File: design/flow/design.v
module apb_fifo (
    input  wire                   clk,         
    input  wire                   rst,         
    input  wire                   psel,        
    input  wire [3:0]            paddr,       
    input  wire [31:0]            pwdata,      
    input  wire                   penable,     
    input  wire                   pwrite,      
    output reg  [31:0]            prdata,      
    output reg                    pready       
);
parameter DEPTH = 16;   
parameter idle = 0, check_op = 1, write_data = 2, read_data =3,send_ready = 4;
reg [2:0] state;
reg [3:0] addr ;
 reg [31:0] wdata,rdata;
  reg [31:0] mem [0:15];
reg [3:0] wr_ptr;    
reg [3:0] rd_ptr;    
reg [4:0] count;     
reg [1:0] cwait;
always @(posedge clk or negedge rst) begin
    if (rst == 0) begin
        for(int i = 0; i<16;i++)
        begin
        mem[i] <= 0;
        end
        wr_ptr <= 0;
        rd_ptr <= 0;
        count <= 0;
        pready <= 0;
        state   <= idle;
        pready <= 0;
        prdata <= 0;
        addr   <= 0;
        wdata  <= 0;
        rdata  <= 0;
        cwait  <= 0;
    end else begin
        case(state)
        idle:
        begin
            wr_ptr <= 0;
            rd_ptr <= 0;
            count <= 0;
            pready <= 0;
            prdata <= 0;
            addr   <= 0;
            wdata  <= 0;
            rdata  <= 0;
            cwait  <= 0;
            state <= check_op;
        end
        check_op:
        begin
         if (penable && psel && pwrite && count != 15)
         begin 
            state   <= write_data;
            addr    <= paddr;
            wdata   <= pwdata;
         end
         else if (penable && psel && !pwrite && count != 0)
         begin
            state  <= read_data;
            addr   <= paddr;
         end
         else 
            state  <= check_op;
        end
        write_data:
        begin
            mem[addr] <= wdata;
            if(cwait < 2)
            begin
              state <= write_data;
              cwait <= cwait + 1;
            end
            else
            begin
               cwait <= 0;
               pready <= 1'b1;
               state <= send_ready;
               wr_ptr <= wr_ptr + 1;
               count  <= count  + 1;
            end
        end
        read_data : begin
            rdata <= mem[addr];
            if(cwait < 2)
            begin
              state <= read_data;
              cwait <= cwait + 1;
            end
            else
            begin
               cwait <= 0;
               state <= send_ready;
               pready <= 1'b1;
               prdata <= rdata;
               rd_ptr <= rd_ptr + 1;
               count  <= count  - 1;
            end
        end
        send_ready: begin
           state  <= check_op;
           pready <= 1'b0;    
         end
     endcase
     end
   end  
endmodule
File: design/flow/run.sh
#!/bin/bash
# the make line also repeats each setting of config.mk as NAME=value (left out here)
make -C /OpenROAD-flow-scripts/flow DESIGN_CONFIG=/design/flow/config.mk WORK_HOME=/design/flow/orfs CLKGATE_MAP_FILE= finish
File: design/flow/config.mk
export PLATFORM = sky130hd
export DESIGN_NAME = apb_fifo
export DESIGN_NICKNAME = apb_fifo
export VERILOG_FILES = /design/flow/design.v
export SDC_FILE = /design/flow/constraint.sdc
export NUM_CORES = 4
export LEC_CHECK = 0
export CAP_MARGIN = 20
export CORE_MARGIN = 2
export CORE_UTILIZATION = 66
export CTS_CLUSTER_SIZE = 17
export SETUP_SLACK_MARGIN = 0.25
export SLEW_MARGIN = 20
File: design/flow/constraint.sdc
create_clock -name core_clock -period 2.53 [get_ports {clk}]
set_input_delay 0.5060 -clock core_clock [delete_from_list [all_inputs] [get_ports {clk}]]
set_output_delay 0.5060 -clock core_clock [all_outputs]
set_load 0.01 [all_outputs]
==> metrics.csv, run 1 <==
stage,metric,value,unit
logic_synthesis,MUX area fraction,0.241,
floorplanning,Die Y-Extent,209,µm
status,result of the run,"complete, no violations",
sta,Hold Worst Slack,421,ps
logic_synthesis,Simple-Gate Fraction of Synth Area,0.0370,
routing,antenna-violating nets left,0,
clock_network,Skew-Pair Late Insertion Delay,610,ps
floorplanning,number of cell rows,75,
routing,number of detailed-route iterations in the first pass,5,
clock_network,Sink Count,625,
logic_synthesis,post-synthesis cell type with the largest instance count,dfrtp_1,
routing,residual DRC count,0,
setup_path,end of the worst register-to-register path,rdata[7],
routing,routed length per placed instance,27.0,µm
logic_synthesis,Post-Syn Area per Cell,13.3,µm²
global_routing,maximum number of pins on one net before global-route repair,89,
setup_path,cell class contributing the biggest share of worst-path delay,flip-flops,
pwr,power consumed by combinational cells,0.0125,W
setup_path,beginning of the worst register-to-register path,addr[1],
setup_path,"Buf+Inv Stages, Crit Path",2,
global_routing,global-route wire length before repair,115000,µm
pwr,seq pwr,0.0169,W
logic_synthesis,ys flop type,dfrtp_1,
global_routing,initial antenna violation count,0,
logic_synthesis,Adder Area Share,0.00207,
sta,setup violation total in the final timing report,0,
logic_synthesis,yosys stat cell total,2086,
routing,violation tally from detailed-route iteration zero,1343,
logic_synthesis,Seq cells post-synth,625,
pwr,clock group share of total power,0.244,
setup_path,"Max stage delay cell, worst path",dfrtp_4,
logic_synthesis,cell type with the largest total area,dfrtp_1,
routing,final routed wirelength across all metal layers,74400,µm
setup_path,minimum setup slack among reg-to-reg paths,310,ps
sta,max-slew violation count,0,
logic_synthesis,distinct cell type count of the synthesized netlist,63,
pwr,sw frac,0.340,
pwr,static leakage,14.7,nW
sta,final hold viol count,0,
clock_network,CTS HTree Levels,3,
global_routing,combined global-route utilization of all metal layers,0.351,
routing,total via count in the routed design,18258,
sta,final worst setup slack,306,ps
floorplanning,die extent in x,209,µm
placement,count of buffers from port buffering,73,
floorplanning,area of the core,41800,µm²
logic_synthesis,Yosys Chip Area,27800,µm²
run,OpenROAD warning count,28,
sta,share of the cycle needed by the critical path after routing,0.879,
pwr,combinational fraction of design power,0.322,
logic_synthesis,number of enable-type register cells in the synthesized netlist,0,
routing,number of vias per cell after detailed routing,6.64,
pwr,total power per unit cell area,1220,nW/µm²
cells_and_area,signed area change from the synthesized netlist to the final layout,14.7,%
global_routing,Congestion Overflow GR,0,
global_routing,vias in the first global route,19040,
sta,relative slew slack,0.492,
placement,HPWL after detailed placement,46000,µm
cells_and_area,post-route cell area,31900,µm²
setup_path,series of cell instances along the critical path,nor2b_4 -> buf_6 -> and2_1 -> buf_4 -> a22oi_1 -> o211ai_1 -> a2bb2oi_1,
pwr,worst voltage drop across the vdd grid,0.000815,V
logic_synthesis,sequential share of the synthesized area,0.562,
setup_path,last element of the critical path,rdata[7],
hold_path,Hold WC Path Type,primary input to asynchronous set/reset pin,
pwr,clock group total power,0.00950,W
setup_path,CP Launch Type,register,
placement,instance area after placement,29800,µm²
placement,placer's final routability congestion estimate,0.828,
pwr,net switching power,0.0132,W
pwr,internal power summed over all cells,0.0257,W
setup_path,critical path peak fanout,18,
logic_synthesis,synthesis warning total,2,
setup_path,Crit path depth,7,
floorplanning,starting density of the core,0.666,
clock_network,largest buffer count on any clock path,3,
clock_network,Inserted Clock Buffers,67,
floorplanning,top-level port count,74,
logic_synthesis,ao+oa area frac,0.121,
sta,clock period minus final worst setup slack,2220,ps
setup_path,data required time of the critical path,3040,ps
pwr,sequential cell fraction of total power,0.434,
logic_synthesis,top cells by count,"624 x dfrtp_1, 449 x mux2_2, 130 x a22oi_1, 87 x nor2_1, 74 x clkbuf_1",
logic_synthesis,share of async-settable or async-resettable flops after synthesis,1.00,
setup_path,Arrival @ worst endpoint,2740,ps
sta,Fmax achieved,450,MHz
setup_path,number of cells on the worst reg-to-reg path,7,
logic_synthesis,post-synthesis instance area,27800,µm²
sta,Post-Route Skew,19.3,ps
setup_path,Critical Path Source,addr[1],
logic_synthesis,xor and xnor area share after synthesis,0.000315,
sta,setup repair after global routing missed its margin,false,
setup_path,stage delay of the slowest cell on the critical path,590,ps
logic_synthesis,Top cell area share,0.561,
pwr,highest-power group,sequential cells,
clock_network,Clock Root Buffer,clkbuf_16,
clock_network,clock edge transition at the registers on the reported setup and hold paths,60,ps
logic_synthesis,Main logic family,multiplexers,
sta,worst-margin pin slew,761,ps
logic_synthesis,number of instances in the synthesized netlist,2086,
cells_and_area,final layout net count,2209,
setup_path,category of the worst setup path capture point,register,
routing,number of diodes,0,
setup_path,"Worst Path Class, Setup",register to register,
logic_synthesis,main area contributors,"dfrtp_1 56%, mux2_2 18%, a22oi_1 3.5%, mux2i_1 2.5%, a22o_1 2.0%",
run,count of max-cap constraint violations,0,
placement,pre-CTS setup slack,328,ps
logic_synthesis,number of nets produced by synthesis,2131,
sta,Total Negative Setup Slacks,0,ps
clock_network,TritonCTS clock tree,built,
floorplanning,floorplan die area,43800,µm²
cells_and_area,final core area utilization,0.764,
stage by stage:
step           std cells  total power (W)
6_report            2751           0.0389
5_1_grt             2751           0.0407
4_1_cts             2751           0.0389
3_5_place_dp        2633           0.0293
3_3_place_gp        2633           0.0286
2_1_floorplan       2086           0.0247
per-layer routing:
layer	up-vias	wire length, µm	global-route usage
met5	-	0	0
met4	0	2940	0.138
li1	7839	-	-
met2	621	35500	0.561
met3	189	4920	0.0718
met1	9609	31000	0.479
final cells by class:
cell class	instances	area, µm²
multi-input combinational	1265	11300
tap	539	674
fill	2599	9840
clock buffer	106	1990
clock inverter	11	139
sequential	625	15600
inverter	12	45.0
timing repair buffer	193	2130
repair_timing:
action	CTS	global route
hold endpoints to repair	30	0
resized	0	1
hold buffers	1	0
setup endpoints to repair	0	13
setup buffers	0	0
==> run 2: changes to the inputs <==
Settings changed: ABC_AREA set to 1, CELL_PAD_IN_SITES_DETAIL_PLACEMENT set to 2, CELL_PAD_IN_SITES_GLOBAL_PLACEMENT set to 2, CORE_ASPECT_RATIO set to 1.85, CORE_UTILIZATION 66 to 40, CTS_CLUSTER_SIZE 17 to not set, HOLD_SLACK_MARGIN set to -0.0, MIN_ROUTING_LAYER set to met1, PLACE_DENSITY_LB_ADDON set to 0.26, SETUP_SLACK_MARGIN 0.25 to 1.29, TNS_END_PERCENT set to 25.
Clock period 2.53 ns to 5.0 ns, I/O delays scaled along.
==> run 2 against run 1 <==
Utilization down 31 points. Largest power group unchanged. Combinational power shrank 53%. First-iteration DRC count is 0.37% lower. Cell area decreased by 4.4%. Largest cell class unchanged. Sequential power fell by 53%. Wire length is 43% higher. Clock skew down 2.9 ps. Setup slack improved by 1400 ps. Critical endpoint is now mem[2][30].
==> metrics.csv, run 2 <==
stage,metric,value,unit,change
status,result of the run,"complete, no violations",,
setup_path,CP Launch Type,register,,
setup_path,end of the worst register-to-register path,mem[2][30],,
global_routing,met2 track demand over resource,0.591,,+0.0292
pwr,static leakage,15.0,nW,+2.3%
logic_synthesis,main area contributors,"dfrtp_1 58%, nand2_1 16%, o21ai_0 12%, nand3_1 6.4%, clkbuf_1 2.1%",,
placement,placer's final routability congestion estimate,0.784,,-5.4%
sta,max-slew violation count,0,,unchanged
setup_path,"Buf+Inv Stages, Crit Path",2,,unchanged
floorplanning,area of the core,67500,µm²,+62%
routing,routed length per placed instance,25.7,µm,-5.1%
clock_network,Skew-Pair Late Insertion Delay,630,ps,+20 ps
clock_network,Sink Count,625,,unchanged
logic_synthesis,Post-Syn Area per Cell,8.27,µm²,-38%
clock_network,CTS HTree Levels,2,,-1
clock_network,Inserted Clock Buffers,58,,-13%
routing,residual DRC count,0,,unchanged
setup_path,Arrival @ worst endpoint,3740,ps,+1000 ps
logic_synthesis,number of enable-type register cells in the synthesized netlist,0,,unchanged
floorplanning,die extent in x,196,µm,-6.6%
pwr,combinational fraction of design power,0.320,,-0.002
logic_synthesis,ys flop type,dfrtp_1,,
placement,count of buffers from port buffering,73,,unchanged
pwr,net switching power,0.00768,W,-42%
pwr,clock group share of total power,0.254,,+0.010
pwr,sequential cell fraction of total power,0.425,,-0.009
pwr,internal power summed over all cells,0.0108,W,-58%
logic_synthesis,share of async-settable or async-resettable flops after synthesis,1.00,,unchanged
global_routing,met3 Resource Use GR,0.0258,,-0.0460
sta,Hold Worst Slack,463,ps,+42.1 ps
routing,final routed wirelength across all metal layers,106000,µm,+43%
sta,Total Negative Setup Slacks,0,ps,unchanged
sta,setup violation total in the final timing report,0,,unchanged
logic_synthesis,number of instances in the synthesized netlist,3283,,+57%
setup_path,critical path peak fanout,36,,+18
logic_synthesis,Main logic family,simple AND/OR/NAND/NOR gates,,
clock_network,post-CTS setup buffer count,0,,unchanged
setup_path,number of cells on the worst reg-to-reg path,6,,-1
logic_synthesis,yosys stat cell total,3283,,+57%
setup_path,Critical Path Source,addr[1],,
routing,violation tally from detailed-route iteration zero,1338,,-0.37%
setup_path,cell class contributing the biggest share of worst-path delay,simple AND/OR/NAND/NOR gates,,
clock_network,cts repair resizes,0,,unchanged
hold_path,Hold WC Path Type,primary input to asynchronous set/reset pin,,
clock_network,clock edge transition at the registers on the reported setup and hold paths,70,ps,about the same
setup_path,last element of the critical path,mem[2][30],,
logic_synthesis,ao+oa area frac,0.123,,+0.00179
global_routing,combined global-route utilization of all metal layers,0.311,,-0.0407
clock_network,largest buffer count on any clock path,3,,unchanged
sta,share of the cycle needed by the critical path after routing,0.653,,-0.226
sta,relative slew slack,0.207,,-0.285
global_routing,initial antenna violation count,0,,unchanged
logic_synthesis,top cells by count,"1128 x nand2_1, 646 x o21ai_0, 624 x dfrtp_1, 345 x nand3_1, 154 x clkbuf_1",,
floorplanning,top-level port count,74,,unchanged
global_routing,maximum number of pins on one net before global-route repair,102,,+15%
logic_synthesis,Yosys Chip Area,27100,µm²,-2.4%
pwr,highest-power group,sequential cells,,
floorplanning,Die Y-Extent,358,µm,+71%
pwr,post-route total power,0.0185,W,-53%
clock_network,post-cts hold buffer count,0,,-1
pwr,sw frac,0.416,,+0.0759
logic_synthesis,sequential share of the synthesized area,0.576,,+0.0139
placement,pre-CTS setup slack,1630,ps,+1300 ps
pwr,power consumed by combinational cells,0.00592,W,-53%
global_routing,layer with the highest usage after global routing,met2,,
setup_path,beginning of the worst register-to-register path,addr[1],,
routing,number of vias per cell after detailed routing,5.77,,-13%
global_routing,met1 routing resource usage after global routing,0.346,,-0.133
setup_path,minimum setup slack among reg-to-reg paths,1740,ps,+1430 ps
setup_path,data required time of the critical path,5480,ps,+2440 ps
setup_path,series of cell instances along the critical path,inv_1 -> nor2_4 -> nand3_2 -> buf_4 -> nand2_1 -> o21ai_0,,
global_routing,vias in the first global route,27533,,+45%
routing,total via count in the routed design,23867,,+31%
sta,final hold viol count,0,,unchanged
pwr,total power per unit cell area,605,nW/µm²,-50%
logic_synthesis,cell type with the largest total area,dfrtp_1,,
cells_and_area,Filler Cells Inserted,7416,,+190%
cells_and_area,signed area change from the synthesized netlist to the final layout,12.4,%,
logic_synthesis,Simple-Gate Fraction of Synth Area,0.245,,+0.208
run,count of max-cap constraint violations,0,,unchanged
sta,worst-margin pin slew,1180,ps,+417 ps
setup_path,stage delay of the slowest cell on the critical path,850,ps,+260 ps
run,OpenROAD warning count,32,,+14%
logic_synthesis,MUX area fraction,0,,-0.241
logic_synthesis,Adder Area Share,0.00212,,+0.0000510
logic_synthesis,post-synthesis instance area,27100,µm²,-2.4%
routing,number of diodes,0,,unchanged
logic_synthesis,number of nets produced by synthesis,3328,,+56%
sta,clock period minus final worst setup slack,3260,ps,+1040 ps
logic_synthesis,xor and xnor area share after synthesis,0.000968,,+0.000653
sta,setup repair after global routing missed its margin,false,,
pwr,seq pwr,0.00786,W,-53%
clock_network,TritonCTS clock tree,built,,
logic_synthesis,distinct cell type count of the synthesized netlist,25,,-60%
logic_synthesis,post-synthesis cell type with the largest instance count,nand2_1,,
clock_network,Clock Root Buffer,clkbuf_16,,
sta,Post-Route Skew,16.4,ps,-2.92 ps
routing,number of detailed-route iterations in the first pass,5,,unchanged
pwr,worst voltage drop across the vdd grid,0.000353,V,-57%
placement,HPWL after detailed placement,63600,µm,+38%
sta,Fmax achieved,306,MHz,-32%
logic_synthesis,Seq cells post-synth,625,,unchanged
global_routing,Congestion Overflow GR,0,,unchanged
cells_and_area,final layout net count,3277,,+48%
routing,antenna-violating nets left,0,,unchanged
pwr,clock group total power,0.00469,W,-51%
logic_synthesis,synthesis warning total,2,,unchanged
setup_path,category of the worst setup path capture point,register,,
floorplanning,number of cell rows,130,,+73%
setup_path,Crit path depth,6,,-1
setup_path,"Max stage delay cell, worst path",nand3_2,,
global_routing,global-route wire length before repair,165000,µm,+44%
setup_path,"Worst Path Class, Setup",register to register,,
sta,final worst setup slack,1740,ps,+1430 ps
floorplanning,floorplan die area,70100,µm²,+60%
logic_synthesis,Top cell area share,0.575,,+0.0138
floorplanning,starting density of the core,0.402,,-0.264
run 2: cell type report:
class                   instances  area [µm²]  area share
well taps                     858        1070      0.0352
clock inverters                17         224     0.00734
clock buffers                  89        1730      0.0566
inverters                     110         413      0.0135
multi-input cells            2305       10200       0.334
flip-flops and latches        625       15600       0.512
repair buffers                132        1250      0.0411
run 2: layer usage:
layer	wire [µm]	share of wire
met1	40200	0.38
met2	57000	0.54
met3	3220	0.030
met4	5730	0.054
met5	0	0
run 2: per-stage QoR:
stage               instances  cell area (µm²)  utilization
detailed placement       4030            28600        0.423
global placement         4030            28600        0.423
global route             4136            30500        0.452
finish                   4136            30500        0.452
CTS                      4136            30500        0.452
floorplan                3283            27100            -
==> run 3: changes to the inputs <==
Settings changed: ABC_AREA 1 to not set, CELL_PAD_IN_SITES_DETAIL_PLACEMENT 2 to not set, CELL_PAD_IN_SITES_GLOBAL_PLACEMENT 2 to not set, CORE_ASPECT_RATIO 1.85 to not set, CORE_UTILIZATION 40 to 72, CTS_CLUSTER_SIZE set to 15, HOLD_SLACK_MARGIN -0.0 to not set, MIN_ROUTING_LAYER met1 to not set, PLACE_DENSITY_LB_ADDON 0.26 to 0.03, SETUP_SLACK_MARGIN 1.29 to 0.54, TNS_END_PERCENT 25 to not set.
Clock period 5.0 ns to 1.89 ns, I/O delays scaled along.
==> run 3 against run 2 <==
The run now fails in global routing. Area after synthesis up 2.5%. Synthesized cell count down 36%. Die area fell by 43%.
==> metrics.csv, run 3 <==
stage,metric,value,unit,change
logic_synthesis,Top cell area share,0.561,,-0.0138
logic_synthesis,top cells by count,"624 x dfrtp_1, 449 x mux2_2, 130 x a22oi_1, 87 x nor2_1, 74 x clkbuf_1",,
logic_synthesis,synthesis warning total,2,,unchanged
placement,count of buffers from port buffering,73,,unchanged
clock_network,CTS HTree Levels,2,,unchanged
logic_synthesis,Adder Area Share,0.00207,,-0.0000510
logic_synthesis,share of async-settable or async-resettable flops after synthesis,1.00,,unchanged
floorplanning,number of cell rows,72,,-45%
floorplanning,top-level port count,74,,unchanged
logic_synthesis,Post-Syn Area per Cell,13.3,µm²,+61%
logic_synthesis,distinct cell type count of the synthesized netlist,63,,+150%
logic_synthesis,number of enable-type register cells in the synthesized netlist,0,,unchanged
status,result of the run,aborted with a tool error,,
placement,dpl cells,2655,,-34%
placement,HPWL after detailed placement,47500,µm,-25%
logic_synthesis,ao+oa area frac,0.121,,-0.00179
logic_synthesis,post-synthesis instance area,27800,µm²,+2.5%
floorplanning,area of the core,38400,µm²,-43%
logic_synthesis,xor and xnor area share after synthesis,0.000315,,-0.000653
logic_synthesis,number of instances in the synthesized netlist,2086,,-36%
logic_synthesis,Yosys Chip Area,27800,µm²,+2.5%
logic_synthesis,MUX area fraction,0.241,,+0.241
logic_synthesis,sequential share of the synthesized area,0.562,,-0.0139
clock_network,Inserted Clock Buffers,61,,+5.2%
logic_synthesis,Seq cells post-synth,625,,unchanged
clock_network,largest buffer count on any clock path,3,,unchanged
logic_synthesis,number of nets produced by synthesis,2131,,-36%
status,Stopped at,global routing,,
logic_synthesis,cell type with the largest total area,dfrtp_1,,
clock_network,Sink Count,625,,unchanged
placement,pre-CTS setup slack,-477,ps,-2100 ps
placement,placer's final routability congestion estimate,0.859,,+9.6%
floorplanning,Die Y-Extent,201,µm,-44%
floorplanning,die extent in x,201,µm,+2.6%
logic_synthesis,yosys stat cell total,2086,,-36%
logic_synthesis,post-synthesis cell type with the largest instance count,dfrtp_1,,
logic_synthesis,main area contributors,"dfrtp_1 56%, mux2_2 18%, a22oi_1 3.5%, mux2i_1 2.5%, a22o_1 2.0%",,
logic_synthesis,Main logic family,multiplexers,,
floorplanning,floorplan die area,40200,µm²,-43%
floorplanning,starting density of the core,0.725,,+0.323
logic_synthesis,Simple-Gate Fraction of Synth Area,0.0370,,-0.208
clock_network,Clock Root Buffer,clkbuf_16,,
logic_synthesis,ys flop type,dfrtp_1,,
run 3: metrics by stage:
| stage | cell area [µm²] | utilization |
|---|---|---|
| 2_1_floorplan | 29100 | - |
| 3_3_place_gp | 31200 | 0.813 |
| 3_5_place_dp | 31200 | 0.813 |
| 4_1_cts | 34700 | 0.904 |
run 3: timing repair:
item                                    in CTS
gates resized                              281
hold buffers                                 1
buffers inserted                            62
hold endpoints to repair                    67
endpoints found under the setup margin     656
cloned                                      20
pin swaps                                   45
==> run 4: changes to the inputs <==
Settings changed: ABC_AREA set to 0, CAP_MARGIN 20 to 25, CORE_ASPECT_RATIO set to 1.0, CORE_UTILIZATION 72 to 15, CTS_CLUSTER_SIZE 15 to 98, GPL_TIMING_DRIVEN set to 0, HOLD_SLACK_MARGIN set to 0.15, MAX_ROUTING_LAYER set to met5, MIN_ROUTING_LAYER set to met2, PLACE_DENSITY_LB_ADDON 0.03 to 0.07, SETUP_SLACK_MARGIN 0.54 to 0.42, SLEW_MARGIN 20 to 10, TNS_END_PERCENT set to 15.
Clock period 1.89 ns to 2.45 ns, I/O delays scaled along.
==> run 4 against run 3 <==
Now clean on timing, DRC and antenna. Synthesized cell count is the same. Die area increased to 4.7 times the previous value. Area after synthesis stayed put.
==> metrics.csv, run 4 <==
stage,metric,value,unit,change
sta,share of the cycle needed by the critical path after routing,0.871,,
sta,relative slew slack,0.490,,
placement,HPWL after detailed placement,84400,µm,+78%
hold_path,Hold WC Path Type,primary input to asynchronous set/reset pin,,
logic_synthesis,yosys stat cell total,2086,,unchanged
clock_network,Sink Count,625,,unchanged
logic_synthesis,post-synthesis cell type with the largest instance count,dfrtp_1,,
pwr,internal power summed over all cells,0.0308,W,
logic_synthesis,synthesis warning total,2,,unchanged
setup_path,category of the worst setup path capture point,register,,
placement,count of buffers from port buffering,73,,unchanged
pwr,highest-power group,combinational cells,,
logic_synthesis,distinct cell type count of the synthesized netlist,63,,unchanged
sta,Post-Route Skew,22.7,ps,
setup_path,critical path peak fanout,6,,
sta,final worst setup slack,317,ps,
pwr,post-route total power,0.0494,W,
run,count of max-cap constraint violations,0,,
setup_path,most frequent cell on the critical path,buf_6,,
logic_synthesis,cell type with the largest total area,dfrtp_1,,
sta,setup repair after global routing missed its margin,true,,
logic_synthesis,number of nets produced by synthesis,2131,,unchanged
logic_synthesis,Yosys Chip Area,27800,µm²,unchanged
clock_network,clock edge transition at the registers on the reported setup and hold paths,60,ps,
status,result of the run,"complete, no violations",,
logic_synthesis,post-synthesis instance area,27800,µm²,unchanged
global_routing,met3 Resource Use GR,0.295,,
sta,Fmax achieved,469,MHz,
logic_synthesis,xor and xnor area share after synthesis,0.000315,,unchanged
sta,worst-margin pin slew,765,ps,
global_routing,layer with the highest usage after global routing,met3,,
logic_synthesis,share of async-settable or async-resettable flops after synthesis,1.00,,unchanged
routing,total via count in the routed design,25699,,
pwr,clock group share of total power,0.280,,
sta,final hold viol count,0,,
cells_and_area,FF+latch area,15600,µm²,
setup_path,beginning of the worst register-to-register path,addr[0],,
setup_path,series of cell instances along the critical path,buf_6 -> buf_12 -> buf_4 -> and3_1 -> clkbuf_16 -> buf_6 -> a21oi_1 -> nor2_1 -> nor4_1 -> a22oi_1,,
global_routing,vias in the first global route,30654,,
global_routing,met2 track demand over resource,0.246,,
pwr,sequential cell fraction of total power,0.345,,
cells_and_area,Comb area,11500,µm²,
cells_and_area,final core area utilization,0.202,,
cells_and_area,tally of non-filler cells in the final layout,4910,,
routing,violation tally from detailed-route iteration zero,2776,,
setup_path,last element of the critical path,rdata[14],,
floorplanning,die extent in x,435,µm,+120%
setup_path,Critical Path Source,addr[0],,
floorplanning,Die Y-Extent,435,µm,+120%
sta,clock period minus final worst setup slack,2130,ps,
logic_synthesis,ao+oa area frac,0.121,,unchanged
logic_synthesis,sequential share of the synthesized area,0.562,,unchanged
logic_synthesis,Seq cells post-synth,625,,unchanged
cells_and_area,final layout net count,2398,,
cells_and_area,Filler Cells Inserted,19784,,
logic_synthesis,Post-Syn Area per Cell,13.3,µm²,unchanged
setup_path,CP Launch Type,register,,
logic_synthesis,number of enable-type register cells in the synthesized netlist,0,,unchanged
setup_path,"Worst Path Class, Setup",register to register,,
routing,routed length per placed instance,27.0,µm,
pwr,worst voltage drop across the vdd grid,0.000656,V,
sta,max-slew violation count,0,,
clock_network,Inserted Clock Buffers,88,,+44%
clock_network,Clock Root Buffer,clkbuf_16,,
floorplanning,number of cell rows,158,,+120%
routing,final routed wirelength across all metal layers,133000,µm,
logic_synthesis,Main logic family,multiplexers,,
global_routing,Congestion Overflow GR,0,,
floorplanning,starting density of the core,0.150,,-0.574
logic_synthesis,top cells by count,"624 x dfrtp_1, 449 x mux2_2, 130 x a22oi_1, 87 x nor2_1, 74 x clkbuf_1",,
setup_path,Arrival @ worst endpoint,2720,ps,
placement,pre-CTS setup slack,-843,ps,-366 ps
setup_path,stage delay of the slowest cell on the critical path,390,ps,
pwr,total power per unit cell area,1330,nW/µm²,
setup_path,data required time of the critical path,3040,ps,
setup_path,"Max stage delay cell, worst path",dfrtp_1,,
floorplanning,area of the core,185000,µm²,+380%
sta,setup violation total in the final timing report,0,,
run,OpenROAD warning count,29,,
routing,number of detailed-route iterations in the first pass,8,,
pwr,static leakage,16.1,nW,
pwr,sw frac,0.377,,
setup_path,Crit path depth,10,,
floorplanning,floorplan die area,189000,µm²,+370%
setup_path,"Buf+Inv Stages, Crit Path",5,,
global_routing,initial antenna violation count,0,,
pwr,combinational fraction of design power,0.375,,
setup_path,cell class contributing the biggest share of worst-path delay,buffers and inverters,,
routing,number of vias per cell after detailed routing,5.23,,
setup_path,end of the worst register-to-register path,rdata[14],,
clock_network,Skew-Pair Late Insertion Delay,720,ps,
cells_and_area,signed area change from the synthesized netlist to the final layout,33.9,%,
pwr,seq pwr,0.0170,W,
pwr,net switching power,0.0186,W,
logic_synthesis,MUX area fraction,0.241,,unchanged
clock_network,CTS HTree Levels,3,,+1
logic_synthesis,main area contributors,"dfrtp_1 56%, mux2_2 18%, a22oi_1 3.5%, mux2i_1 2.5%, a22o_1 2.0%",,
clock_network,TritonCTS clock tree,built,,
global_routing,global-route wire length before repair,179000,µm,
logic_synthesis,ys flop type,dfrtp_1,,
floorplanning,top-level port count,74,,unchanged
pwr,clock group total power,0.0138,W,
global_routing,maximum number of pins on one net before global-route repair,102,,
setup_path,number of cells on the worst reg-to-reg path,10,,
logic_synthesis,Adder Area Share,0.00207,,unchanged
pwr,power consumed by combinational cells,0.0186,W,
placement,placer's final routability congestion estimate,0.776,,-9.7%
global_routing,met1 routing resource usage after global routing,0,,
logic_synthesis,Top cell area share,0.561,,unchanged
routing,antenna-violating nets left,0,,
setup_path,minimum setup slack among reg-to-reg paths,320,ps,
placement,dpl cells,4665,,+76%
global_routing,combined global-route utilization of all metal layers,0.211,,
logic_synthesis,Simple-Gate Fraction of Synth Area,0.0370,,unchanged
clock_network,largest buffer count on any clock path,3,,unchanged
routing,residual DRC count,0,,
logic_synthesis,number of instances in the synthesized netlist,2086,,unchanged
run 4: through the flow:
step / area, µm² / setup TNS (ps) / hold slack, ps
after floorplan: 27800 / 0 / 194
after global placement: 31700 / - / 461
after detailed placement: 32100 / -116670 / 458
after CTS: 36800 / 0 / 336
after global routing: 37200 / 0 / 355
final: 37300 / 0 / 307
run 4: area by class of cell:
| class | count | area share |
|---|---|---|
| repair buffers | 178 | 0.0556 |
| plain buffers | 183 | 0.0501 |
| clock buffers | 135 | 0.0701 |
| multi-input cells | 1265 | 0.308 |
| flip-flops and latches | 625 | 0.420 |
| clock inverters | 24 | 0.0114 |
| well taps | 2480 | 0.0833 |
| diodes | 8 | 0.000537 |
| inverters | 12 | 0.00121 |
run 4: routing by layer:
layer,vias to the layer above,share of wire
li1,8158,-
met1,8967,0
met2,8134,0.51
met3,414,0.44
met4,26,0.038
met5,-,0.0072
run 4: repair_timing:
action	CTS	global route
setup buffers	60	13
hold endpoints to repair	78	0
setup endpoints to repair	638	921
resized	289	87
pin swaps	30	11
hold buffers	1	0
cloned	2	3
==> run 5: changes to the inputs <==
Settings changed: ABC_AREA 0 to not set, CAP_MARGIN 25 to 20, CORE_ASPECT_RATIO 1.0 to not set, CORE_UTILIZATION 15 to 61, CTS_CLUSTER_SIZE 98 to not set, GPL_TIMING_DRIVEN 0 to not set, HOLD_SLACK_MARGIN 0.15 to not set, MAX_ROUTING_LAYER met5 to not set, MIN_ROUTING_LAYER met2 to not set, PLACE_DENSITY_LB_ADDON 0.07 to not set, SETUP_SLACK_MARGIN 0.42 to not set, SLEW_MARGIN 10 to 20, TNS_END_PERCENT 15 to not set.
Clock period 2.45 ns to 2.23 ns, I/O delays scaled along.
==> run 5 against run 4 <==
Still clean. Via count shrank 29%. Worst hold slack better by 16 ps. Die area fell by 75%. Non-clock buffer count down 158. Critical path depth is 4 lower. Wire length fell by 42%.
==> metrics.csv, run 5 <==
stage,metric,value,unit,change
status,result of the run,"complete, no violations",,
logic_synthesis,synthesis warning total,2,,unchanged
setup_path,critical path peak fanout,13,,+7
setup_path,Critical Path Source,addr[3],,
clock_network,clock edge transition at the registers on the reported setup and hold paths,60,ps,about the same
clock_network,largest buffer count on any clock path,3,,unchanged
floorplanning,number of cell rows,78,,-51%
cells_and_area,signed area change from the synthesized netlist to the final layout,15.7,%,
setup_path,"Worst Path Class, Setup",register to register,,
setup_path,CP Launch Type,register,,
sta,Post-Route Skew,17.1,ps,-5.57 ps
sta,Fmax achieved,465,MHz,-0.76%
logic_synthesis,distinct cell type count of the synthesized netlist,63,,unchanged
setup_path,series of cell instances along the critical path,buf_4 -> nand2_1 -> buf_4 -> nor2_4 -> buf_4 -> mux2_2,,
run,OpenROAD warning count,28,,-3.4%
clock_network,Inserted Clock Buffers,67,,-24%
clock_network,Clock Root Buffer,clkbuf_16,,
setup_path,beginning of the worst register-to-register path,addr[3],,
setup_path,"Buf+Inv Stages, Crit Path",3,,-2
placement,pre-CTS setup slack,-105,ps,+738 ps
logic_synthesis,share of async-settable or async-resettable flops after synthesis,1.00,,unchanged
pwr,sw frac,0.339,,-0.0375
placement,placer's final routability congestion estimate,0.831,,+7.0%
routing,violation tally from detailed-route iteration zero,1585,,-43%
placement,instance area after placement,29900,µm²,-6.9%
setup_path,last element of the critical path,mem[13][26],,
floorplanning,Die Y-Extent,218,µm,-50%
logic_synthesis,number of instances in the synthesized netlist,2086,,unchanged
placement,HPWL after detailed placement,47200,µm,-44%
cells_and_area,tally of non-filler cells in the final layout,2824,,-42%
setup_path,"Max stage delay cell, worst path",dfrtp_1,,
pwr,clock group total power,0.0111,W,-20%
clock_network,Skew-Pair Late Insertion Delay,600,ps,-120 ps
routing,antenna-violating nets left,0,,unchanged
hold_path,Hold WC Path Type,primary input to asynchronous set/reset pin,,
global_routing,Congestion Overflow GR,0,,unchanged
logic_synthesis,Main logic family,multiplexers,,
pwr,clock group share of total power,0.249,,-0.031
setup_path,Crit path depth,6,,-4
setup_path,cell class contributing the biggest share of worst-path delay,buffers and inverters,,
run,count of max-cap constraint violations,0,,unchanged
logic_synthesis,number of nets produced by synthesis,2131,,unchanged
setup_path,number of cells on the worst reg-to-reg path,6,,-4
sta,setup violation total in the final timing report,0,,unchanged
setup_path,minimum setup slack among reg-to-reg paths,80,ps,-240 ps
floorplanning,die extent in x,218,µm,-50%
setup_path,data required time of the critical path,2700,ps,-340 ps
logic_synthesis,ao+oa area frac,0.121,,unchanged
sta,setup repair after global routing missed its margin,false,,
cells_and_area,final layout net count,2219,,-7.5%
sta,final hold viol count,0,,unchanged
sta,clock period minus final worst setup slack,2150,ps,+16.4 ps
pwr,worst voltage drop across the vdd grid,0.000735,V,+12%
pwr,highest-power group,sequential cells,,
routing,number of vias per cell after detailed routing,6.48,,+24%
sta,worst-margin pin slew,752,ps,-12.7 ps
logic_synthesis,Simple-Gate Fraction of Synth Area,0.0370,,unchanged
routing,residual DRC count,0,,unchanged
setup_path,end of the worst register-to-register path,mem[13][26],,
setup_path,stage delay of the slowest cell on the critical path,590,ps,+200 ps
placement,dpl cells,2701,,-42%
global_routing,global-route wire length before repair,118000,µm,-34%
logic_synthesis,yosys stat cell total,2086,,unchanged
global_routing,maximum number of pins on one net before global-route repair,89,,-13%
setup_path,Arrival @ worst endpoint,2620,ps,-100 ps
logic_synthesis,top cells by count,"624 x dfrtp_1, 449 x mux2_2, 130 x a22oi_1, 87 x nor2_1, 74 x clkbuf_1",,
global_routing,vias in the first global route,19116,,-38%
sta,max-slew violation count,0,,unchanged
logic_synthesis,xor and xnor area share after synthesis,0.000315,,unchanged
logic_synthesis,sequential share of the synthesized area,0.562,,unchanged
pwr,total power per unit cell area,1390,nW/µm²,+4.5%
routing,number of diodes,0,,-8
pwr,static leakage,14.8,nW,-8.4%
sta,relative slew slack,0.497,,+0.00741
logic_synthesis,Top cell area share,0.561,,unchanged
floorplanning,floorplan die area,47300,µm²,-75%
cells_and_area,post-route cell area,32200,µm²,-14%
logic_synthesis,MUX area fraction,0.241,,unchanged
logic_synthesis,Yosys Chip Area,27800,µm²,unchanged
clock_network,CTS HTree Levels,3,,unchanged
global_routing,initial antenna violation count,0,,unchanged
logic_synthesis,number of enable-type register cells in the synthesized netlist,0,,unchanged
logic_synthesis,Adder Area Share,0.00207,,unchanged
global_routing,combined global-route utilization of all metal layers,0.334,,+0.123
pwr,net switching power,0.0151,W,-19%
logic_synthesis,Post-Syn Area per Cell,13.3,µm²,unchanged
routing,final routed wirelength across all metal layers,76700,µm,-42%
logic_synthesis,cell type with the largest total area,dfrtp_1,,
floorplanning,top-level port count,74,,unchanged
logic_synthesis,post-synthesis instance area,27800,µm²,unchanged
logic_synthesis,Seq cells post-synth,625,,unchanged
setup_path,category of the worst setup path capture point,register,,
sta,final worst setup slack,80.7,ps,-236 ps
clock_network,TritonCTS clock tree,built,,
logic_synthesis,main area contributors,"dfrtp_1 56%, mux2_2 18%, a22oi_1 3.5%, mux2i_1 2.5%, a22o_1 2.0%",,
routing,number of detailed-route iterations in the first pass,5,,-3
sta,share of the cycle needed by the critical path after routing,0.964,,+0.0932
cells_and_area,final core area utilization,0.712,,+0.511
routing,routed length per placed instance,27.2,µm,+0.57%
pwr,power consumed by combinational cells,0.0145,W,-22%
floorplanning,area of the core,45200,µm²,-76%
pwr,seq pwr,0.0190,W,+10%
pwr,internal power summed over all cells,0.0295,W,-4.3%
routing,total via count in the routed design,18297,,-29%
clock_network,Sink Count,625,,unchanged
pwr,sequential cell fraction of total power,0.426,,+0.081
logic_synthesis,ys flop type,dfrtp_1,,
setup_path,most frequent cell on the critical path,buf_4,,
placement,count of buffers from port buffering,73,,unchanged
floorplanning,starting density of the core,0.616,,+0.465
logic_synthesis,post-synthesis cell type with the largest instance count,dfrtp_1,,
pwr,combinational fraction of design power,0.325,,-0.050
==> run 5: cell type report <==
| class | count | area (µm²) |
|---|---|---|
| Clock buffer | 101 | 2030 |
| Clock inverter | 18 | 181 |
| Fill cell | 3181 | 13000 |
| Inverter | 12 | 45.0 |
| Multi-Input combinational cell | 1265 | 11300 |
| Sequential cell | 625 | 15600 |
| Tap cell | 600 | 751 |
| Timing Repair Buffer | 203 | 2230 |
==> run 5: layer usage <==
metal | vias to the layer above | wire (µm) | global-route usage
met5 | - | 0 | 0
li1 | 7875 | - | -
met3 | 154 | 4340 | 0.0520
met1 | 9702 | 33300 | 0.466
met4 | 0 | 2400 | 0.132
met2 | 566 | 36700 | 0.532
==> run 5: stage by stage <==
stage | hold WS [ps] | total power [W] | TNS, ps
6_report | 323 | 0.0446 | 0
5_1_grt | 337 | 0.0468 | 0
4_1_cts | 312 | 0.0447 | 0
3_5_place_dp | 339 | 0.0335 | -1460
3_3_place_gp | 337 | 0.0328 | -10710
2_1_floorplan | 150 | 0.0280 | 0
==> run 5: what timing repair did <==
action,4_1_cts,5_1_grt
setup endpoints to repair,1,4
hold endpoints to repair,15,0
buffers inserted,1,2
gates resized,0,2
hold buffers,1,0
pin swaps,0,1
==> run 6: changes to the inputs <==
Settings changed: CORE_UTILIZATION 61 to 71, PLACE_DENSITY set to 0.4.
Clock period 2.23 ns to 4.17 ns, I/O delays scaled along.
==> run 6 against run 5 <==
Largest power group unchanged. Die area down 14%. Sequential cell count did not move. Combinational power is 51% lower. Area after synthesis unchanged. Clock power down about 50%. Cell area is 3.8% lower. Global-route usage increased by 3.0 points. Clock skew is 4.9 ps higher. Critical path type unchanged. Final cell count decreased by 5.8%.
==> metrics.csv, run 6 <==
stage,metric,value,unit,change
sta,relative slew slack,0.350,,-0.148
pwr,total power per unit cell area,740,nW/µm²,-47%
logic_synthesis,ys flop type,dfrtp_1,,
floorplanning,starting density of the core,0.720,,+0.104
pwr,clock group total power,0.00550,W,-50%
logic_synthesis,Seq cells post-synth,625,,unchanged
logic_synthesis,Post-Syn Area per Cell,13.3,µm²,unchanged
setup_path,data required time of the critical path,4710,ps,+2010 ps
logic_synthesis,post-synthesis cell type with the largest instance count,dfrtp_1,,
sta,setup violation total in the final timing report,0,,unchanged
floorplanning,top-level port count,74,,unchanged
clock_network,clock edge transition at the registers on the reported setup and hold paths,60,ps,about the same
setup_path,last element of the critical path,rdata[14],,
sta,max-slew violation count,0,,unchanged
logic_synthesis,sequential share of the synthesized area,0.562,,unchanged
routing,total via count in the routed design,18167,,-0.71%
clock_network,cts repair resizes,0,,unchanged
clock_network,post-CTS setup buffer count,0,,-1
logic_synthesis,main area contributors,"dfrtp_1 56%, mux2_2 18%, a22oi_1 3.5%, mux2i_1 2.5%, a22o_1 2.0%",,
clock_network,largest buffer count on any clock path,3,,unchanged
logic_synthesis,Yosys Chip Area,27800,µm²,unchanged
setup_path,beginning of the worst register-to-register path,addr[1],,
setup_path,Crit path depth,7,,+1
clock_network,TritonCTS clock tree,built,,
routing,number of diodes,0,,unchanged
pwr,combinational fraction of design power,0.311,,-0.014
sta,setup repair after global routing missed its margin,false,,
placement,placer's final routability congestion estimate,0.845,,+1.8%
clock_network,CTS HTree Levels,2,,-1
logic_synthesis,number of nets produced by synthesis,2131,,unchanged
pwr,sw frac,0.344,,+0.00448
logic_synthesis,top cells by count,"624 x dfrtp_1, 449 x mux2_2, 130 x a22oi_1, 87 x nor2_1, 74 x clkbuf_1",,
setup_path,number of cells on the worst reg-to-reg path,7,,+1
floorplanning,Die Y-Extent,202,µm,-7.2%
clock_network,Skew-Pair Late Insertion Delay,640,ps,+40 ps
setup_path,cell class contributing the biggest share of worst-path delay,buffers and inverters,,
setup_path,minimum setup slack among reg-to-reg paths,1040,ps,+960 ps
pwr,highest-power group,sequential cells,,
placement,count of buffers from port buffering,73,,unchanged
global_routing,combined global-route utilization of all metal layers,0.365,,+0.0303
global_routing,Congestion Overflow GR,0,,unchanged
setup_path,"Max stage delay cell, worst path",dfrtp_4,,
logic_synthesis,post-synthesis instance area,27800,µm²,unchanged
logic_synthesis,ao+oa area frac,0.121,,unchanged
logic_synthesis,distinct cell type count of the synthesized netlist,63,,unchanged
pwr,post-route total power,0.0229,W,-49%
logic_synthesis,synthesis warning total,2,,unchanged
logic_synthesis,Main logic family,multiplexers,,
global_routing,initial antenna violation count,0,,unchanged
logic_synthesis,cell type with the largest total area,dfrtp_1,,
routing,residual DRC count,0,,unchanged
floorplanning,area of the core,38600,µm²,-14%
global_routing,maximum number of pins on one net before global-route repair,115,,+29%
sta,Post-Route Skew,22.0,ps,+4.93 ps
pwr,static leakage,14.2,nW,-3.7%
clock_network,Inserted Clock Buffers,61,,-9.0%
setup_path,"Buf+Inv Stages, Crit Path",2,,-1
clock_network,post-cts hold buffer count,0,,-1
setup_path,critical path peak fanout,38,,+25
pwr,power consumed by combinational cells,0.00712,W,-51%
cells_and_area,final layout net count,2142,,-3.5%
sta,Fmax achieved,320,MHz,-31%
sta,clock period minus final worst setup slack,3130,ps,+979 ps
clock_network,Clock Root Buffer,clkbuf_16,,
sta,final hold viol count,0,,unchanged
pwr,seq pwr,0.0103,W,-46%
routing,routed length per placed instance,27.4,µm,+0.66%
pwr,internal power summed over all cells,0.0150,W,-49%
pwr,sequential cell fraction of total power,0.449,,+0.023
setup_path,"Worst Path Class, Setup",register to register,,
logic_synthesis,Top cell area share,0.561,,unchanged
hold_path,Hold WC Path Type,primary input to asynchronous set/reset pin,,
setup_path,Arrival @ worst endpoint,3670,ps,+1050 ps
routing,number of detailed-route iterations in the first pass,5,,unchanged
setup_path,Critical Path Source,addr[1],,
pwr,clock group share of total power,0.240,,-0.009
logic_synthesis,share of async-settable or async-resettable flops after synthesis,1.00,,unchanged
pwr,net switching power,0.00788,W,-48%
setup_path,stage delay of the slowest cell on the critical path,780,ps,+190 ps
floorplanning,floorplan die area,40800,µm²,-14%
placement,HPWL after detailed placement,43300,µm,-8.4%
logic_synthesis,number of instances in the synthesized netlist,2086,,unchanged
global_routing,vias in the first global route,18719,,-2.1%
sta,worst-margin pin slew,973,ps,+221 ps
sta,share of the cycle needed by the critical path after routing,0.750,,-0.214
setup_path,category of the worst setup path capture point,register,,
setup_path,end of the worst register-to-register path,rdata[14],,
logic_synthesis,MUX area fraction,0.241,,unchanged
floorplanning,number of cell rows,72,,-7.7%
routing,final routed wirelength across all metal layers,72700,µm,-5.2%
setup_path,CP Launch Type,register,,
routing,number of vias per cell after detailed routing,6.83,,+5.5%
global_routing,global-route wire length before repair,113000,µm,-4.7%
routing,antenna-violating nets left,0,,unchanged
status,result of the run,"complete, no violations",,
cells_and_area,signed area change from the synthesized netlist to the final layout,11.3,%,
logic_synthesis,Simple-Gate Fraction of Synth Area,0.0370,,unchanged
pwr,worst voltage drop across the vdd grid,0.000450,V,-39%
routing,violation tally from detailed-route iteration zero,1502,,-5.2%
sta,Total Negative Setup Slacks,0,ps,unchanged
logic_synthesis,Adder Area Share,0.00207,,unchanged
logic_synthesis,xor and xnor area share after synthesis,0.000315,,unchanged
logic_synthesis,yosys stat cell total,2086,,unchanged
setup_path,series of cell instances along the critical path,buf_4 -> buf_4 -> nor2b_1 -> a22oi_1 -> nor2_1 -> nor2_1 -> a22oi_1,,
run,count of max-cap constraint violations,0,,unchanged
clock_network,Sink Count,625,,unchanged
floorplanning,die extent in x,202,µm,-7.2%
run,OpenROAD warning count,34,,+21%
logic_synthesis,number of enable-type register cells in the synthesized netlist,0,,unchanged
[run 6: final cells by class]
cell class,instances,area [µm²]
Sequential cell,625,15600
Multi-Input combinational cell,1265,11300
Fill cell,2225,7680
Clock buffer,92,1830
Timing Repair Buffer,132,1310
Tap cell,518,648
Clock inverter,15,176
Inverter,12,45.0
[run 6: per-layer routing]
| layer | vias up | part of all wire | GRT usage |
|---|---|---|---|
| li1 | 7679 | - | - |
| met1 | 9591 | 0.42 | 0.512 |
| met2 | 724 | 0.48 | 0.585 |
| met3 | 173 | 0.066 | 0.0527 |
| met4 | 0 | 0.036 | 0.140 |
| met5 | - | 0 | 0 |
[run 6: per-stage QoR]
stage                util  cells  hold slack [ps]  setup slack [ps]  cell area, µm²
floorplan               -   2086              432              2190           27800
global placement    0.748   2551              448              1060           28900
CTS                 0.800   2658              143              1110           30900
finish              0.801   2659              125              1040           31000
global route        0.801   2659              152               893           31000
detailed placement  0.748   2551              447               991           28900
==> run 7: changes to the inputs <==
Settings changed: CAP_MARGIN 20 to 0, CORE_UTILIZATION 71 to 72, CTS_CLUSTER_DIAMETER set to 389, CTS_CLUSTER_SIZE set to 15, PLACE_DENSITY 0.4 to 0.36.
Clock period 4.17 ns to 1.89 ns, I/O delays scaled along.
==> run 7 against run 6 <==
The layout now fails its checks (setup timing). Total power up 140%. Clock skew about the same. Clock power increased by 65%. Maximum frequency is 53% higher. Global-route usage rose by 3.5 points. Via count up 11%. Largest cell class unchanged. First-iteration DRC count up 41%. Area after synthesis did not move.
==> metrics.csv, run 7 <==
stage,metric,value,unit,change
pwr,sequential cell fraction of total power,0.424,,-0.025
hold_path,Hold WC Path Type,primary input to asynchronous set/reset pin,,
logic_synthesis,number of instances in the synthesized netlist,2086,,unchanged
routing,number of vias per cell after detailed routing,7.19,,+5.2%
setup_path,critical path peak fanout,15,,-61%
setup_path,CP Launch Type,register,,
logic_synthesis,post-synthesis instance area,27800,µm²,unchanged
placement,HPWL after detailed placement,47000,µm,+8.7%
pwr,total power per unit cell area,1620,nW/µm²,+120%
routing,final routed wirelength across all metal layers,88700,µm,+22%
clock_network,Sink Count,625,,unchanged
floorplanning,floorplan die area,40200,µm²,-1.4%
routing,total via count in the routed design,20089,,+11%
logic_synthesis,Seq cells post-synth,625,,unchanged
logic_synthesis,distinct cell type count of the synthesized netlist,63,,unchanged
pwr,net switching power,0.0200,W,+150%
setup_path,series of cell instances along the critical path,buf_8 -> buf_6 -> nor2b_1 -> a22oi_1 -> o22ai_1 -> nor4_2 -> a21oi_1,,
sta,final hold viol count,0,,unchanged
logic_synthesis,ys flop type,dfrtp_1,,
pwr,static leakage,15.6,nW,+9.9%
routing,number of detailed-route iterations in the first pass,5,,unchanged
clock_network,largest buffer count on any clock path,3,,unchanged
clock_network,Clock Root Buffer,clkbuf_16,,
logic_synthesis,xor and xnor area share after synthesis,0.000315,,unchanged
pwr,clock group share of total power,0.167,,-0.073
sta,setup repair after global routing missed its margin,true,,
setup_path,end of the worst register-to-register path,rdata[25],,
logic_synthesis,Yosys Chip Area,27800,µm²,unchanged
global_routing,maximum number of pins on one net before global-route repair,106,,-7.8%
pwr,combinational fraction of design power,0.408,,+0.097
cells_and_area,post-route cell area,33600,µm²,+8.6%
logic_synthesis,Top cell area share,0.561,,unchanged
run,OpenROAD warning count,32,,-5.9%
cells_and_area,Filler Cells Inserted,1699,,-24%
setup_path,"Worst Path Class, Setup",register to register,,
sta,share of the cycle needed by the critical path after routing,1.08,,+0.328
logic_synthesis,top cells by count,"624 x dfrtp_1, 449 x mux2_2, 130 x a22oi_1, 87 x nor2_1, 74 x clkbuf_1",,
clock_network,Inserted Clock Buffers,47,,-23%
floorplanning,area of the core,38400,µm²,-0.70%
logic_synthesis,post-synthesis cell type with the largest instance count,dfrtp_1,,
setup_path,data required time of the critical path,2350,ps,-2360 ps
floorplanning,top-level port count,74,,unchanged
sta,clock period minus final worst setup slack,2040,ps,-1090 ps
setup_path,beginning of the worst register-to-register path,addr[1],,
routing,antenna-violating nets left,0,,unchanged
clock_network,CTS HTree Levels,2,,unchanged
logic_synthesis,ao+oa area frac,0.121,,unchanged
sta,Post-Route Skew,21.7,ps,-0.367 ps
logic_synthesis,Post-Syn Area per Cell,13.3,µm²,unchanged
logic_synthesis,Simple-Gate Fraction of Synth Area,0.0370,,unchanged
logic_synthesis,MUX area fraction,0.241,,unchanged
logic_synthesis,number of enable-type register cells in the synthesized netlist,0,,unchanged
sta,max-slew violation count,0,,unchanged
setup_path,Arrival @ worst endpoint,2500,ps,-1170 ps
logic_synthesis,main area contributors,"dfrtp_1 56%, mux2_2 18%, a22oi_1 3.5%, mux2i_1 2.5%, a22o_1 2.0%",,
routing,violation tally from detailed-route iteration zero,2123,,+41%
global_routing,vias in the first global route,20367,,+8.8%
routing,number of diodes,0,,unchanged
logic_synthesis,Adder Area Share,0.00207,,unchanged
setup_path,Crit path depth,7,,unchanged
floorplanning,number of cell rows,72,,unchanged
setup_path,category of the worst setup path capture point,register,,
setup_path,last element of the critical path,rdata[25],,
global_routing,initial antenna violation count,1,,+1
run,count of max-cap constraint violations,0,,unchanged
setup_path,number of cells on the worst reg-to-reg path,7,,unchanged
global_routing,combined global-route utilization of all metal layers,0.400,,+0.0348
clock_network,clock edge transition at the registers on the reported setup and hold paths,70,ps,about the same
routing,routed length per placed instance,31.7,µm,+16%
logic_synthesis,yosys stat cell total,2086,,unchanged
pwr,clock group total power,0.00910,W,+65%
pwr,worst voltage drop across the vdd grid,0.00124,V,+170%
clock_network,TritonCTS clock tree,built,,
setup_path,"Max stage delay cell, worst path",dfrtp_4,,
setup_path,"Buf+Inv Stages, Crit Path",2,,unchanged
logic_synthesis,sequential share of the synthesized area,0.562,,unchanged
sta,relative slew slack,0.515,,+0.165
sta,Hold Worst Slack,250,ps,+125 ps
pwr,seq pwr,0.0230,W,+120%
pwr,highest-power group,sequential cells,,
pwr,power consumed by combinational cells,0.0222,W,+210%
global_routing,Congestion Overflow GR,0,,unchanged
setup_path,minimum setup slack among reg-to-reg paths,-150,ps,-1190 ps
pwr,internal power summed over all cells,0.0343,W,+130%
placement,count of buffers from port buffering,73,,unchanged
placement,instance area after placement,30200,µm²,+4.6%
logic_synthesis,synthesis warning total,2,,unchanged
logic_synthesis,cell type with the largest total area,dfrtp_1,,
pwr,sw frac,0.369,,+0.0247
global_routing,global-route wire length before repair,122000,µm,+7.9%
logic_synthesis,share of async-settable or async-resettable flops after synthesis,1.00,,unchanged
status,result of the run,finished with violations,,
setup_path,Critical Path Source,addr[1],,
logic_synthesis,number of nets produced by synthesis,2131,,unchanged
floorplanning,starting density of the core,0.725,,+0.00507
sta,Fmax achieved,491,MHz,+53%
routing,residual DRC count,0,,unchanged
sta,setup violation total in the final timing report,228,,+228
clock_network,Skew-Pair Late Insertion Delay,610,ps,-30 ps
cells_and_area,signed area change from the synthesized netlist to the final layout,20.9,%,
sta,final worst setup slack,-148,ps,-1190 ps
floorplanning,die extent in x,201,µm,-0.68%
logic_synthesis,Main logic family,multiplexers,,
cells_and_area,final layout net count,2314,,+8.0%
sta,worst-margin pin slew,728,ps,-245 ps
floorplanning,Die Y-Extent,201,µm,-0.68%
placement,placer's final routability congestion estimate,0.831,,-1.7%
setup_path,cell class contributing the biggest share of worst-path delay,AND-OR/OR-AND gates,,
setup_path,stage delay of the slowest cell on the critical path,500,ps,-280 ps
status,checks failing in the layout checks,setup timing,,
## run 7: cell type report
cell class,instances,area [µm²],area share
clock inverter,2,16.3,0.000484
sequential,625,15700,0.466
clock buffer,55,1210,0.0359
multi-input combinational,1266,12000,0.357
timing repair buffer,317,4060,0.121
inverter,12,45.0,0.00134
tap,518,648,0.0193
## run 7: timing repair
item | CTS | global route
gates cloned | 10 | 18
setup endpoints to repair | 477 | 340
buffers inserted | 28 | 33
hold buffers | 1 | 0
endpoints found under the hold margin | 118 | 0
pin swaps | 18 | 65
gates resized | 71 | 190
## run 7: per-stage QoR
stage	TNS [ps]	setup slack, ps	instances	util	power [W]
after global placement	-41830	-524	2652	0.787	0.0387
after CTS	-400	-29.4	2749	0.840	0.0506
after global routing	-12850	-189	2795	0.876	0.0560
after floorplan	0	158	2086	-	0.0330
final	-9670	-148	2795	0.876	0.0543
after detailed placement	-33220	-315	2653	0.788	0.0398
## run 7: metal layers
metal  track usage  vias to the layer above  wire, µm
li1              -                     8022         -
met1         0.534                    10403     32500
met2         0.637                     1278     41100
met3        0.0781                      384      9410
met4         0.195                        2      5690
met5             0                        -        11
==> run 8: changes to the inputs <==
Settings changed: ABC_AREA set to 1, CAP_MARGIN 0 to 40, CTS_CLUSTER_DIAMETER 389 to 380, CTS_CLUSTER_SIZE 15 to 17, PLACE_DENSITY 0.36 to not set, PLACE_DENSITY_LB_ADDON set to 0.2, SETUP_SLACK_MARGIN set to 0.56.
Clock period 1.89 ns to 1.92 ns, I/O delays scaled along.
==> run 8 against run 7 <==
The layout still fails its checks (setup timing). Largest cell class unchanged. Cell area decreased by 3.1%. Sequential share of layout area rose by 1.5 points. First-iteration DRC count rose to 2.7 times the previous value. Highest routed layer unchanged. Sequential cell count stayed put. Total power fell by 6.7%.
==> metrics.csv, run 8 <==
stage,metric,value,unit,change
status,result of the run,finished with violations,,
status,checks failing in the layout checks,setup timing,,
global_routing,vias in the first global route,24559,,+21%
floorplanning,starting density of the core,0.726,,+0.00104
floorplanning,number of cell rows,71,,-1.4%
routing,antenna-violating nets left,0,,unchanged
placement,HPWL after detailed placement,48200,µm,+2.6%
floorplanning,top-level port count,74,,unchanged
setup_path,Critical Path Source,addr[3],,
routing,final routed wirelength across all metal layers,106000,µm,+19%
global_routing,maximum number of pins on one net before global-route repair,94,,-11%
sta,Post-Route Skew,22.2,ps,+0.527 ps
routing,routed length per placed instance,27.2,µm,-14%
sta,setup violation total in the final timing report,211,,-7.5%
global_routing,global-route wire length before repair,131000,µm,+7.7%
routing,number of vias per cell after detailed routing,7.22,,+0.52%
sta,relative slew slack,0.437,,-0.0781
clock_network,largest buffer count on any clock path,3,,unchanged
pwr,clock group share of total power,0.175,,+0.008
pwr,clock group total power,0.00886,W,-2.6%
cells_and_area,signed area change from the synthesized netlist to the final layout,20.0,%,
floorplanning,Die Y-Extent,198,µm,-1.2%
logic_synthesis,yosys stat cell total,3283,,+57%
global_routing,combined global-route utilization of all metal layers,0.438,,+0.0383
clock_network,clock edge transition at the registers on the reported setup and hold paths,90,ps,+20 ps
routing,residual DRC count,0,,unchanged
clock_network,Clock Root Buffer,clkbuf_16,,
floorplanning,area of the core,37400,µm²,-2.5%
logic_synthesis,Seq cells post-synth,625,,unchanged
pwr,combinational fraction of design power,0.415,,+0.007
global_routing,Congestion Overflow GR,0,,unchanged
setup_path,category of the worst setup path capture point,register,,
sta,Hold Worst Slack,229,ps,-20.9 ps
setup_path,cell class contributing the biggest share of worst-path delay,buffers and inverters,,
pwr,internal power summed over all cells,0.0285,W,-17%
pwr,total power per unit cell area,1560,nW/µm²,-3.7%
pwr,static leakage,16.2,nW,+3.4%
global_routing,initial antenna violation count,9,,+8
logic_synthesis,Adder Area Share,0.00212,,+0.0000510
clock_network,TritonCTS clock tree,built,,
logic_synthesis,cell type with the largest total area,dfrtp_1,,
pwr,worst voltage drop across the vdd grid,0.00100,V,-19%
setup_path,Crit path depth,8,,+1
logic_synthesis,Simple-Gate Fraction of Synth Area,0.245,,+0.208
logic_synthesis,MUX area fraction,0,,-0.241
routing,number of detailed-route iterations in the first pass,17,,+12
setup_path,end of the worst register-to-register path,mem[7][20],,
clock_network,Inserted Clock Buffers,42,,-11%
logic_synthesis,synthesis warning total,2,,unchanged
cells_and_area,tally of non-filler cells in the final layout,3896,,+39%
cells_and_area,FF+latch area,15600,µm²,about the same
setup_path,Arrival @ worst endpoint,2790,ps,+290 ps
sta,Fmax achieved,428,MHz,-13%
setup_path,minimum setup slack among reg-to-reg paths,-420,ps,-270 ps
clock_network,Sink Count,625,,unchanged
clock_network,CTS HTree Levels,2,,unchanged
placement,placer's final routability congestion estimate,0.867,,+4.4%
logic_synthesis,distinct cell type count of the synthesized netlist,25,,-60%
logic_synthesis,sequential share of the synthesized area,0.576,,+0.0139
logic_synthesis,number of instances in the synthesized netlist,3283,,+57%
floorplanning,die extent in x,198,µm,-1.2%
sta,max-slew violation count,0,,unchanged
cells_and_area,Comb area,10900,µm²,-8.9%
setup_path,beginning of the worst register-to-register path,addr[3],,
setup_path,number of cells on the worst reg-to-reg path,8,,+1
setup_path,"Max stage delay cell, worst path",o21ai_0,,
pwr,sequential cell fraction of total power,0.410,,-0.014
setup_path,CP Launch Type,register,,
sta,worst-margin pin slew,844,ps,+116 ps
logic_synthesis,share of async-settable or async-resettable flops after synthesis,1.00,,unchanged
logic_synthesis,xor and xnor area share after synthesis,0.000968,,+0.000653
logic_synthesis,post-synthesis cell type with the largest instance count,nand2_1,,
logic_synthesis,Top cell area share,0.575,,+0.0138
placement,dpl cells,3757,,+42%
logic_synthesis,number of nets produced by synthesis,3328,,+56%
logic_synthesis,Main logic family,simple AND/OR/NAND/NOR gates,,
logic_synthesis,main area contributors,"dfrtp_1 58%, nand2_1 16%, o21ai_0 12%, nand3_1 6.4%, clkbuf_1 2.1%",,
logic_synthesis,number of enable-type register cells in the synthesized netlist,0,,unchanged
sta,setup repair after global routing missed its margin,true,,
logic_synthesis,top cells by count,"1128 x nand2_1, 646 x o21ai_0, 624 x dfrtp_1, 345 x nand3_1, 154 x clkbuf_1",,
logic_synthesis,Yosys Chip Area,27100,µm²,-2.4%
sta,clock period minus final worst setup slack,2340,ps,+298 ps
placement,count of buffers from port buffering,73,,unchanged
clock_network,Skew-Pair Late Insertion Delay,620,ps,about the same
pwr,power consumed by combinational cells,0.0210,W,-5%
pwr,highest-power group,combinational cells,,
floorplanning,floorplan die area,39300,µm²,-2.4%
setup_path,"Worst Path Class, Setup",register to register,,
logic_synthesis,ys flop type,dfrtp_1,,
logic_synthesis,ao+oa area frac,0.123,,+0.00179
sta,final hold viol count,0,,unchanged
setup_path,stage delay of the slowest cell on the critical path,550,ps,+50 ps
setup_path,critical path peak fanout,36,,+21
setup_path,data required time of the critical path,2370,ps,+20 ps
setup_path,last element of the critical path,mem[7][20],,
pwr,sw frac,0.438,,+0.0693
logic_synthesis,Post-Syn Area per Cell,8.27,µm²,-38%
cells_and_area,final layout net count,3413,,+47%
setup_path,series of cell instances along the critical path,inv_2 -> nand2_4 -> buf_6 -> nor2_4 -> buf_8 -> nand2_2 -> buf_12 -> o21ai_0,,
routing,total via count in the routed design,28148,,+40%
pwr,seq pwr,0.0208,W,-9.6%
hold_path,Hold WC Path Type,primary input to asynchronous set/reset pin,,
cells_and_area,Filler Cells Inserted,1663,,-2.1%
sta,share of the cycle needed by the critical path after routing,1.22,,+0.138
run,OpenROAD warning count,29,,-9.4%
setup_path,"Buf+Inv Stages, Crit Path",4,,+2
pwr,post-route total power,0.0507,W,-6.7%
sta,final worst setup slack,-416,ps,-268 ps
routing,violation tally from detailed-route iteration zero,5758,,+170%
run,count of max-cap constraint violations,0,,unchanged
pwr,net switching power,0.0222,W,+11%
cells_and_area,final core area utilization,0.871,,-0.00485
logic_synthesis,post-synthesis instance area,27100,µm²,-2.4%
run 8: final cells by class:
cell class,count,area share
inverter,110,0.0128
tap,511,0.0196
clock buffer,52,0.0341
clock inverter,2,0.00119
multi-input combinational,2305,0.336
timing repair buffer,284,0.116
sequential,625,0.480
antenna,7,0.000538
run 8: repair_timing:
action                                  CTS  global route
resized                                 127           231
hold buffers                              1             0
cloned                                    7            24
hold endpoints to repair                 69             0
endpoints found under the setup margin  650           651
pin swaps                                24            68
setup buffers                            25            21
run 8: metrics by stage:
step	worst slack [ps]	cell area, µm²	setup TNS, ps
6_report	-416	32600	-10340
5_1_grt	-484	32600	-9520
4_1_cts	146	31100	0
3_5_place_dp	-111	29300	-355
3_3_place_gp	19.6	29300	0
2_1_floorplan	402	27600	0
run 8: layer usage:
layer  routed length [µm]  global-route usage  share of wire  vias up
met5                  249                   0         0.0023        -
met4                11900               0.241           0.11       12
met3                19000               0.107           0.18     1291
met2                43200               0.687           0.41     3126
met1                31700               0.566           0.30    12908
li1                     -                   -              -    10811
Power and IR drop assume default switching activity.
